==> wip/juniper <==
## bolt_exec
module bolt_exec(
    input logic clk,
    input logic rst,  
    input logic [31:0] instr,  
    input logic [31:0] rs1,  
    input logic [31:0] rs2,  
    input logic [31:0] pc,  
    output logic [31:0] result,  
    output logic [31:0] next_pc,  
    output logic branch,  
    output logic reg_wr,  
    output logic mem_wr,  
    output logic mem_rd  
);
    logic cmem_wr, cbr, cmem_rd, creg_wr, cmem_reg, cop_b;
    logic [2:0] cop_a;
    logic [5:0] calu_op;
    logic i_type, r_type, s_type, sb_type, u_type, uj_type;
    logic [31:0] imm;
    logic cond;
    control u_control (
        .op_cc(instr[6:0]), .fun3_c(instr[14:12]), .fun7_c(instr[31:25]), .calu_br(cond),
        .cmem_wr(cmem_wr), .cbr(cbr), .cmem_rd(cmem_rd), .creg_wr(creg_wr), .cmem_reg(cmem_reg),
        .calu_op(calu_op), .cop_a(cop_a), .cop_b(cop_b),
        .i_type(i_type), .r_type(r_type), .s_type(s_type), .sb_type(sb_type), .u_type(u_type),
        .uj_type(uj_type)
    );
    imm_gen u_imm_gen (.instr(instr), .imm(imm));
    alu u_alu (
        .clk(clk), .rst(rst), .aop_a(rs1), .aop_b(rs2), .aimm(imm), .alu_op(calu_op), .apc(pc),
        .cond(cond), .branch(branch), .result(result)
    );
    ifu u_ifu (
        .ibranch(cbr), .i_typej(calu_op == 6'd39), .sb_type(sb_type), .uj_type(calu_op == 6'd40),
        .iop_a(rs1), .imm(imm), .pci(pc), .clk(clk), .rst(rst), .pc(next_pc)
    );
    always_ff @(posedge clk) begin
        if (rst == 1'b1)begin
            reg_wr <= 1'b0;
            mem_wr <= 1'b0;
            mem_rd <= 1'b0;
        end
        else begin
            reg_wr <= creg_wr;
            mem_wr <= cmem_wr;
            mem_rd <= cmem_rd;
        end
    end
endmodule
clock: 7.99 ns
lec_check: 0
cap_margin: 20
core_margin: 2
core_utilization: 58
setup_slack_margin: 1.49
slew_margin: 20
tns_end_percent: 5
run.sh (not shown) runs the stock make flow with config.mk's settings and CLKGATE_MAP_FILE=.
==> wip/amber: changes against wip/juniper <==
Settings changed: CORE_UTILIZATION 58 to 72, CTS_CLUSTER_DIAMETER set to 387, CTS_CLUSTER_SIZE set to 91, PLACE_DENSITY set to 0.37, SETUP_SLACK_MARGIN 1.49 to 0.5.
==> flow/constraint.sdc (replaced) <==
create_clock -name core_clock -period 2.8 [get_ports {clk}]
set_input_delay 0.5600 -clock core_clock [delete_from_list [all_inputs] [get_ports {clk}]]
set_output_delay 0.5600 -clock core_clock [all_outputs]
set_load 0.01 [all_outputs]
==> tab_implementation.tex <==
% Table of physical implementation metrics
\begin{tabular}{lr}
\hline
Metric & Value \\
\hline
\multicolumn{2}{l}{\textbf{Outcome}} \\
Outcome & stopped before the end \\
Step where the flow halted & detailed placement \\
First error message & [ERROR DPL-0038] Utilization greater than 100\%, impossible to legalize \\
\multicolumn{2}{l}{\textbf{Yosys}} \\
Fa+ha+maj area frac & 0.123 \\
Area fraction in and, or, nand and nor cells & 0.246 \\
Count of flip-flops with a built-in enable after synthesis & 0 \\
\multicolumn{2}{l}{\textbf{Die}} \\
Number of placement rows & 68 \\
Die H & 191 um \\
Placeable core region & 0.0345 mm2 \\
Area of the die & 0.0366 mm2 \\
\hline
\end{tabular}
That was wip/amber.
==> tab_implementation.tex <==
% Table of physical implementation metrics
\begin{tabular}{lr}
\hline
Metric & Value \\
\hline
\multicolumn{2}{l}{\textbf{Outcome}} \\
Outcome & stopped before the end \\
Step where the flow halted & global routing \\
First error message & [ERROR GRT-0116] Global routing finished with congestion. Check the congestion regions in the DRC Viewer. \\
\multicolumn{2}{l}{\textbf{Global route}} \\
GRT Util Overall & 0.816 \\
\multicolumn{2}{l}{\textbf{Yosys}} \\
Mapped Area & 0.0253 mm2 \\
Xor/xnor share of the synthesized area & 0.0409 \\
Cell count listed in synth\_stat.txt & 3835 \\
Fa+ha+maj area frac & 0.123 \\
Mean area per synthesized cell & 6.59 um2 \\
Count of flip-flops with a built-in enable after synthesis & 0 \\
Area fraction in and, or, nand and nor cells & 0.246 \\
FFs w/ async S/R, synth & 0 \\
\multicolumn{2}{l}{\textbf{Die}} \\
Placeable core region & 0.0431 mm2 \\
Area of the die & 0.0453 mm2 \\
Die H & 213 um \\
Number of placement rows & 76 \\
Starting density of the core & 0.587 \\
\multicolumn{2}{l}{\textbf{Placement}} \\
Standard cell area after detailed placement & 0.0283 mm2 \\
\multicolumn{2}{l}{\textbf{Clock network}} \\
Number of setup buffers added after CTS & 2 \\
Number of buffers created by CTS & 9 \\
\hline
\end{tabular}
That was wip/juniper.

==> run a: inputs <==
==> flow/design.v <==
module control(
    input logic [6:0]op_cc, 
    input logic [2:0]fun3_c, 
    input logic [6:0]fun7_c, 
    input logic calu_br, 
    output logic cmem_wr, 
    output logic cbr, 
    output logic cmem_rd, 
    output logic creg_wr, 
    output logic cmem_reg, 
    output logic [5:0] calu_op, 
    output logic [2:0] cop_a, 
    output logic cop_b, 
    output logic i_type,  
    output logic r_type,
    output logic s_type,
    output logic sb_type,
    output logic u_type,
    output logic uj_type
);
    localparam  
                R_TYPE = 7'b0110011 , 
                R_TYPEW = 7'b0111011 , 
                I_TYPEL = 7'b0000011 , 
                I_TYPE = 7'b0010011 , 
                I_TYPEW = 7'b0011011 , 
                I_TYPEJ = 7'b1100111 , 
                I_TYPEE = 7'b1100111 , 
                S_TYPE = 7'b0100011 , 
                SB_TYPE = 7'b1100011 , 
                U_TYPE = 7'b0010111 , 
                UJ_TYPE = 7'b1101111 ; 
    assign creg_wr = ( (op_cc == R_TYPE) | (op_cc == R_TYPEW) | (op_cc == I_TYPE) | (op_cc == I_TYPEW)
                        | (op_cc == I_TYPEJ) | (op_cc == I_TYPEL) | (op_cc == U_TYPE) | (op_cc == UJ_TYPE)
                        | (op_cc == 7'h37)  
                      ) ? 1'b1 : 1'b0 ;
    assign cop_a = ( (op_cc == R_TYPE) | (op_cc == R_TYPEW) | (op_cc == I_TYPE) | (op_cc == I_TYPEW) | (op_cc == I_TYPEJ)
                        | (op_cc == I_TYPEL) | (op_cc == SB_TYPE)
                    ) ? 1'b1 : 1'b0 ;
    assign cop_b = ( (op_cc == R_TYPE) | (op_cc == R_TYPEW) | (op_cc == SB_TYPE) | (op_cc == S_TYPE)
                    ) ? 1'b1 : 1'b0 ;
    assign cmem_wr = (op_cc == S_TYPE) ? 1'b1 : 1'b0 ;
    assign cmem_rd = (op_cc == I_TYPEL) ? 1'b1 : 1'b0 ;
    assign cmem_reg = (op_cc == I_TYPEL) ? 1'b1 : 1'b0 ;
    assign cbr = (op_cc == SB_TYPE) && (calu_br == 1'b1) ? 1'b1 : 1'b0 ;
    assign i_type = ( (op_cc == I_TYPE) | (op_cc == I_TYPEE) | (op_cc == I_TYPEJ) | (op_cc == I_TYPEL)
                     | (op_cc == I_TYPEW) ) ? 1'b1 : 1'b0 ; 
    assign r_type = ( (op_cc == R_TYPE) | (op_cc == R_TYPEW) ) ? 1'b1 : 1'b0 ;
    assign s_type = (op_cc == S_TYPE) ? 1'b1 : 1'b0 ;
    assign sb_type = (op_cc == SB_TYPE) ? 1'b1 : 1'b0 ;
    assign u_type = (op_cc == U_TYPE) ? 1'b1 : 1'b0 ;
    assign uj_type = (op_cc == UJ_TYPE) ? 1'b1 : 1'b0 ;
    assign calu_op =   ((op_cc == 7'h03) && (fun3_c == 3'h0)) ? 6'd1 :  
                       ((op_cc == 7'h03) && (fun3_c == 3'h1)) ? 6'd2 :   
                       ((op_cc == 7'h03) && (fun3_c == 3'h2)) ? 6'd3 :   
                       ((op_cc == 7'h03) && (fun3_c == 3'h3)) ? 6'd4 :   
                       ((op_cc == 7'h03) && (fun3_c == 3'h4)) ? 6'd5 :   
                       ((op_cc == 7'h03) && (fun3_c == 3'h5)) ? 6'd6 :   
                       ((op_cc == 7'h03) && (fun3_c == 3'h6)) ? 6'd7 :   
                       ((op_cc == 7'h13) && (fun3_c == 3'h0)) ? 6'd8 :   
                       ((op_cc == 7'h13) && (fun3_c == 3'h1) && (fun7_c == 7'h0)) ? 6'd9 :   
                       ((op_cc == 7'h13) && (fun3_c == 3'h2)) ? 6'd10 :   
                       ((op_cc == 7'h13) && (fun3_c == 3'h3)) ? 6'd11 :   
                       ((op_cc == 7'h13) && (fun3_c == 3'h4)) ? 6'd12 :   
                       ((op_cc == 7'h13) && (fun3_c == 3'h5) && (fun7_c == 7'h00)) ? 6'd13 :   
                       ((op_cc == 7'h13) && (fun3_c == 3'h5) && (fun7_c == 7'h20)) ? 6'd14 :   
                       ((op_cc == 7'h13) && (fun3_c == 3'h6)) ? 6'd15 :   
                       ((op_cc == 7'h13) && (fun3_c == 3'h7)) ? 6'd16 :   
                       ((op_cc == 7'h17)) ? 6'd17 :   
                       ((op_cc == 7'h23) && (fun3_c == 3'h0)) ? 6'd18 :   
                       ((op_cc == 7'h23) && (fun3_c == 3'h1)) ? 6'd19 :   
                       ((op_cc == 7'h23) && (fun3_c == 3'h2)) ? 6'd20 :   
                       ((op_cc == 7'h23) && (fun3_c == 3'h3)) ? 6'd21 :   
                       ((op_cc == 7'h33) && (fun3_c == 3'h0) && (fun7_c == 7'h00)) ? 6'd22 :   
                       ((op_cc == 7'h33) && (fun3_c == 3'h0) && (fun7_c == 7'h20)) ? 6'd23 :   
                       ((op_cc == 7'h33) && (fun3_c == 3'h1) && (fun7_c == 7'h00)) ? 6'd24 :   
                       ((op_cc == 7'h33) && (fun3_c == 3'h2) && (fun7_c == 7'h00)) ? 6'd25 :   
                       ((op_cc == 7'h33) && (fun3_c == 3'h3) && (fun7_c == 7'h00)) ? 6'd26 :   
                       ((op_cc == 7'h33) && (fun3_c == 3'h4) && (fun7_c == 7'h00)) ? 6'd27 :   
                       ((op_cc == 7'h33) && (fun3_c == 3'h5) && (fun7_c == 7'h00)) ? 6'd28 :   
                       ((op_cc == 7'h33) && (fun3_c == 3'h5) && (fun7_c == 7'h20)) ? 6'd29 :   
                       ((op_cc == 7'h33) && (fun3_c == 3'h6) && (fun7_c == 7'h00)) ? 6'd30 :   
                       ((op_cc == 7'h33) && (fun3_c == 3'h7) && (fun7_c == 7'h00)) ? 6'd31 :   
                       ((op_cc == 7'h37)) ? 6'd32 :   
                       ((op_cc == 7'h63) && (fun3_c == 3'h0)) ? 6'd33 :   
                       ((op_cc == 7'h63) && (fun3_c == 3'h1)) ? 6'd34 :   
                       ((op_cc == 7'h63) && (fun3_c == 3'h4)) ? 6'd35 :   
                       ((op_cc == 7'h63) && (fun3_c == 3'h5)) ? 6'd36 :   
                       ((op_cc == 7'h63) && (fun3_c == 3'h6)) ? 6'd37 :   
                       ((op_cc == 7'h63) && (fun3_c == 3'h7)) ? 6'd38 :   
                       ((op_cc == 7'h67) && (fun3_c == 3'h0)) ? 6'd39 :   
                       ((op_cc == 7'h6F)) ? 6'd40 : 6'd0 ;  
endmodule
module imm_gen(
        input logic [31:0] instr,  
        output logic [31:0] imm  
    );
    always_comb begin
        imm = 32'd0;
        if (instr[6:0] == 7'h03 || instr[6:0] == 7'h13 || instr[6:0] == 7'h1B || instr[6:0] == 7'h67 || instr[6:0] == 7'h73)begin  
            imm = {{20{instr[31]}}, {instr [31:20]}};
        end
        else if (instr[6:0] == 7'h23)begin  
            imm = { {20{instr[31]}}, {instr [31:25],instr [11:7]}};
        end
        else if (instr[6:0] == 7'h63)begin  
            imm = { {19{instr[31]}},instr[31],instr[7],instr [30:25] ,instr[11:8],1'b0 };
        end
        else if (instr[6:0] == 7'h17 || instr[6:0] == 7'h37)begin  
            imm = {instr[31:12],12'b0};
        end
        else if (instr[6:0] == 7'h6F)begin  
            imm = { {11{instr[31]}}, instr[31], instr[19:12], instr[20], instr[30:21], 1'b0};
        end
    end
endmodule
module alu(
    input logic clk,
    input logic rst,  
    input logic [31:0] aop_a,
    input logic [31:0] aop_b,
    input logic [31:0] aimm,
    input logic [5:0] alu_op,
    input logic [31:0] apc,
    output logic cond,  
    output logic branch,
    output logic [31:0] result
);
always_comb begin
    cond = 1'b0;
    if (alu_op ==  6'd33)begin  
        if (aop_a == aop_b)begin
            cond = 1'b1;
        end 
    end
    if (alu_op ==  6'd34)begin  
        if (aop_a != aop_b)begin
            cond = 1'b1;
        end 
    end
    if (alu_op == 6'd35)begin  
        if ($signed(aop_a) < $signed(aop_b))begin
            cond = 1'b1;
        end 
    end
    if (alu_op == 6'd36)begin  
        if ($signed(aop_a) >= $signed(aop_b))begin
            cond = 1'b1;
        end     
    end
    if ($unsigned(alu_op) == $unsigned(6'd37))begin  
        if (aop_a < aop_b)begin
            cond = 1'b1;
        end 
    end
    if ($unsigned(alu_op) ==  $unsigned(6'd38))begin  
        if (aop_a >= aop_b)begin
            cond = 1'b1;
        end 
    end
end
always_ff @(posedge clk) begin
    if (rst == 1'b1)begin
        result <= 32'd0;
        branch <= 1'b0;
    end
    else begin
    branch <= cond;
    if (alu_op ==  6'd1)begin  
        result <= aop_a + aimm;
    end
    if (alu_op ==  6'd2)begin  
        result <= aop_a + aimm;
    end
    if (alu_op ==  6'd3)begin  
        result <= aop_a + aimm;
    end
    if (alu_op ==  6'd4)begin  
        result <= aop_a + aimm;
    end
    if (alu_op ==  6'd5)begin  
        result <= aop_a + aimm;
    end
    if (alu_op ==  6'd6)begin  
        result <= aop_a + aimm;
    end
    if (alu_op ==  6'd7)begin  
        result <= aop_a + aimm;
    end
    if (alu_op ==  6'd8)begin  
        result <= aop_a + aimm;
    end
    if (alu_op ==  6'd9)begin  
        result <= aop_a << aimm[4:0];
    end
    if (alu_op ==  6'd10)begin  
        result <= $signed(aop_a) < $signed(aimm) ? 32'd1 : 32'd0;
    end
    if ($unsigned(alu_op) == $unsigned(6'd11))begin  
        result <= aop_a < aimm ? 32'd1 : 32'd0;
    end
    if (alu_op ==  6'd12)begin  
        result <= aop_a ^ aimm;
    end
    if (alu_op ==  6'd13)begin  
        result <= aop_a >> aimm[4:0];
    end
    if (alu_op ==  6'd14)begin  
        result <= $signed(aop_a) >>> aimm[4:0];
    end
    if (alu_op ==  6'd15)begin  
        result <= aop_a | aimm;
    end
    if (alu_op ==  6'd16)begin  
        result <= aop_a & aimm;
    end
    if (alu_op ==  6'd17)begin  
        result <= apc + aimm;
    end
    if (alu_op ==  6'd18)begin  
        result <= aop_a + aimm;
    end
    if (alu_op ==  6'd19)begin  
        result <= aop_a + aimm;
    end
    if (alu_op ==  6'd20)begin  
        result <= aop_a + aimm;
    end
    if (alu_op ==  6'd21)begin  
        result <= aop_a + aimm;
    end
    if (alu_op ==  6'd22)begin  
        result <= aop_a + aop_b;
    end
    if (alu_op ==  6'd23)begin  
        result <= aop_a - aop_b;
    end
    if (alu_op ==  6'd24)begin  
        result <= aop_a << aop_b[4:0];
    end
    if (alu_op ==  6'd25)begin  
        result <= $signed(aop_a) < $signed(aop_b) ? 32'd1 : 32'd0;
    end
    if ($unsigned(alu_op) ==  $unsigned(6'd26))begin  
        result <= aop_a < aop_b ? 32'd1 : 32'd0;
    end
    if (alu_op ==  6'd27)begin  
        result <= aop_a ^ aop_b;
    end
    if (alu_op ==  6'd28)begin  
        result <= aop_a >> aop_b[4:0];
    end
    if (alu_op ==  6'd29)begin  
        result <= $signed(aop_a) >>> aop_b[4:0];
    end
    if (alu_op ==  6'd30)begin  
        result <= aop_a | aop_b;
    end
    if (alu_op ==  6'd31)begin  
        result <= aop_a & aop_b;
    end
    if (alu_op ==  6'd32)begin  
        result <= aimm;
    end
    if (alu_op ==  6'd39)begin  
        result <= apc + 32'd4;
    end
    if (alu_op ==  6'd40)begin  
        result <= apc + 32'd4;
    end
    end
end
endmodule
module ifu(
    input logic ibranch,  
    input logic i_typej,  
    input logic sb_type,  
    input logic uj_type,  
    input logic [31:0] iop_a,  
    input logic [31:0] imm,
    input logic [31:0] pci,  
    input logic clk, 
    input logic rst,  
    output logic [31:0] pc  
);
always_ff @(posedge clk) begin
    if (rst == 1'b1)begin
    pc <= 32'd0;
    end
    else if (sb_type == 1'b1 && ibranch == 1'b1)begin  
    pc <= pci + imm;
    end
    else if (i_typej == 1'b1)begin  
    pc <= (iop_a + imm) & 32'hFFFF_FFFE;
    end
    else if (uj_type == 1'b1)begin  
    pc <= pci + imm;
    end
    else begin
        pc <= pci + 32'd4;
    end
end
endmodule
module bolt_exec(
    input logic clk,
    input logic rst,  
    input logic [31:0] instr,  
    input logic [31:0] rs1,  
    input logic [31:0] rs2,  
    input logic [31:0] pc,  
    output logic [31:0] result,  
    output logic [31:0] next_pc,  
    output logic branch,  
    output logic reg_wr,  
    output logic mem_wr,  
    output logic mem_rd  
);
    logic cmem_wr, cbr, cmem_rd, creg_wr, cmem_reg, cop_b;
    logic [2:0] cop_a;
    logic [5:0] calu_op;
    logic i_type, r_type, s_type, sb_type, u_type, uj_type;
    logic [31:0] imm;
    logic cond;
    control u_control (
        .op_cc(instr[6:0]), .fun3_c(instr[14:12]), .fun7_c(instr[31:25]), .calu_br(cond),
        .cmem_wr(cmem_wr), .cbr(cbr), .cmem_rd(cmem_rd), .creg_wr(creg_wr), .cmem_reg(cmem_reg),
        .calu_op(calu_op), .cop_a(cop_a), .cop_b(cop_b),
        .i_type(i_type), .r_type(r_type), .s_type(s_type), .sb_type(sb_type), .u_type(u_type),
        .uj_type(uj_type)
    );
    imm_gen u_imm_gen (.instr(instr), .imm(imm));
    alu u_alu (
        .clk(clk), .rst(rst), .aop_a(rs1), .aop_b(rs2), .aimm(imm), .alu_op(calu_op), .apc(pc),
        .cond(cond), .branch(branch), .result(result)
    );
    ifu u_ifu (
        .ibranch(cbr), .i_typej(calu_op == 6'd39), .sb_type(sb_type), .uj_type(calu_op == 6'd40),
        .iop_a(rs1), .imm(imm), .pci(pc), .clk(clk), .rst(rst), .pc(next_pc)
    );
    always_ff @(posedge clk) begin
        if (rst == 1'b1)begin
            reg_wr <= 1'b0;
            mem_wr <= 1'b0;
            mem_rd <= 1'b0;
        end
        else begin
            reg_wr <= creg_wr;
            mem_wr <= cmem_wr;
            mem_rd <= cmem_rd;
        end
    end
endmodule
==> flow/run.sh <==
#!/bin/bash
# the make line also repeats each setting of config.mk as NAME=value (left out here)
make -C /OpenROAD-flow-scripts/flow DESIGN_CONFIG=/design/flow/config.mk WORK_HOME=/design/flow/orfs CLKGATE_MAP_FILE= finish
==> flow/config.mk <==
export PLATFORM = sky130hd
export DESIGN_NAME = bolt_exec
export DESIGN_NICKNAME = bolt_exec
export VERILOG_FILES = /design/flow/design.v
export SDC_FILE = /design/flow/constraint.sdc
export NUM_CORES = 4
export LEC_CHECK = 0
export CAP_MARGIN = 20
export CORE_MARGIN = 2
export CORE_UTILIZATION = 72
export CTS_CLUSTER_SIZE = 25
export PLACE_DENSITY_LB_ADDON = 0.01
export SETUP_SLACK_MARGIN = 0.63
export SLEW_MARGIN = 20
==> flow/constraint.sdc <==
create_clock -name core_clock -period 2.52 [get_ports {clk}]
set_input_delay 0.5040 -clock core_clock [delete_from_list [all_inputs] [get_ports {clk}]]
set_output_delay 0.5040 -clock core_clock [all_outputs]
set_load 0.01 [all_outputs]
==> run b (differences from run a) <==
--- a/flow/config.mk
+++ b/flow/config.mk
@@ -7,8 +7,6 @@
 export LEC_CHECK = 0
 export CAP_MARGIN = 20
 export CORE_MARGIN = 2
-export CORE_UTILIZATION = 72
-export CTS_CLUSTER_SIZE = 25
-export PLACE_DENSITY_LB_ADDON = 0.01
-export SETUP_SLACK_MARGIN = 0.63
+export CORE_UTILIZATION = 40
+export SETUP_SLACK_MARGIN = -0.46
 export SLEW_MARGIN = 20
==> flow/constraint.sdc (replaced) <==
create_clock -name core_clock -period 4.5 [get_ports {clk}]
set_input_delay 0.9000 -clock core_clock [delete_from_list [all_inputs] [get_ports {clk}]]
set_output_delay 0.9000 -clock core_clock [all_outputs]
set_load 0.01 [all_outputs]
==> run c (differences from run a) <==
==> flow/config.mk (replaced) <==
export PLATFORM = sky130hd
export DESIGN_NAME = bolt_exec
export DESIGN_NICKNAME = bolt_exec
export VERILOG_FILES = /design/flow/design.v
export SDC_FILE = /design/flow/constraint.sdc
export NUM_CORES = 4
export LEC_CHECK = 0
export ABC_AREA = 1
export CAP_MARGIN = 20
export CORE_MARGIN = 2
export CORE_UTILIZATION = 72
export PLACE_DENSITY_LB_ADDON = 0.27
export SETUP_SLACK_MARGIN = 0.91
export SLEW_MARGIN = 20
==> flow/constraint.sdc (replaced) <==
create_clock -name core_clock -period 6.22 [get_ports {clk}]
set_input_delay 1.2440 -clock core_clock [delete_from_list [all_inputs] [get_ports {clk}]]
set_output_delay 1.2440 -clock core_clock [all_outputs]
set_load 0.01 [all_outputs]
==> run d (differences from run a) <==
--- a/flow/config.mk
+++ b/flow/config.mk
@@ -7,8 +7,6 @@
 export LEC_CHECK = 0
 export CAP_MARGIN = 20
 export CORE_MARGIN = 2
-export CORE_UTILIZATION = 72
-export CTS_CLUSTER_SIZE = 25
-export PLACE_DENSITY_LB_ADDON = 0.01
-export SETUP_SLACK_MARGIN = 0.63
+export CORE_UTILIZATION = 27
+export SETUP_SLACK_MARGIN = 0.5
 export SLEW_MARGIN = 20
==> flow/constraint.sdc (replaced) <==
create_clock -name core_clock -period 6.11 [get_ports {clk}]
set_input_delay 1.2220 -clock core_clock [delete_from_list [all_inputs] [get_ports {clk}]]
set_output_delay 1.2220 -clock core_clock [all_outputs]
set_load 0.01 [all_outputs]
==> qor summary <==
quantity	run a	run d	run c	run b
Via density per instance	-	6.65	-	7.14
Run status	stopped before the end	no timing/DRC/antenna violations	stopped before the end	failed layout checks
Failing step	3_5_place_dp	-	5_1_grt	-
Reasons for failing layout checks	-	-	-	setup timing
Crit Path Max Fanout	-	43	-	8
Width of the die	191 um	310 um	188 um	255 um
Number of distinct library cell variants in the gate-level netlist after synthesis	112	112	52	112
Fillers	-	10,239	-	5,703
Data arrival time of the critical path	-	5.94 ns	-	5.50 ns
Total area of multi-input combinational cells	-	22,800 um2	-	23,200 um2
Met3 Routed Length	-	34,800 um	-	42,400 um
Combinational Power Share	-	0.711	-	0.712
Top-area cell type share of the netlist area	0.120	0.120	0.245	0.120
Gpl congestion	1.69	1.16	1.41	1.27
Layout sequential cell count	-	68	-	68
Number of max-slew violations in the final report	-	0	-	0
Final Net Count	-	5,171	-	5,696
Wire per inst	-	40.5 um	-	35.0 um
Number of OpenROAD warnings	-	175	-	175
Clk pwr share	-	0.155	-	0.163
Cell type with the highest occurrence count on the critical path	-	buf_4	-	nand2_1
Final sum of negative setup slack	-	0 ns	-	-28.79 ns
Fraction of area in non-clock buffers	-	0.281	-	0.353
Buffer count excluding the clock tree in the final layout	-	1,258	-	1,783
Post-synthesis share of cell area spent on full adders, half adders and majority gates	0.123	0.123	0.128	0.123
H-tree depth	-	3	3	3
XOR-XNOR Cells, Area Fraction	0.0409	0.0409	0.0431	0.0409
Post-layout period usage of the worst path	-	0.920	-	1.16
Power is estimated from default activity; no workload was simulated.
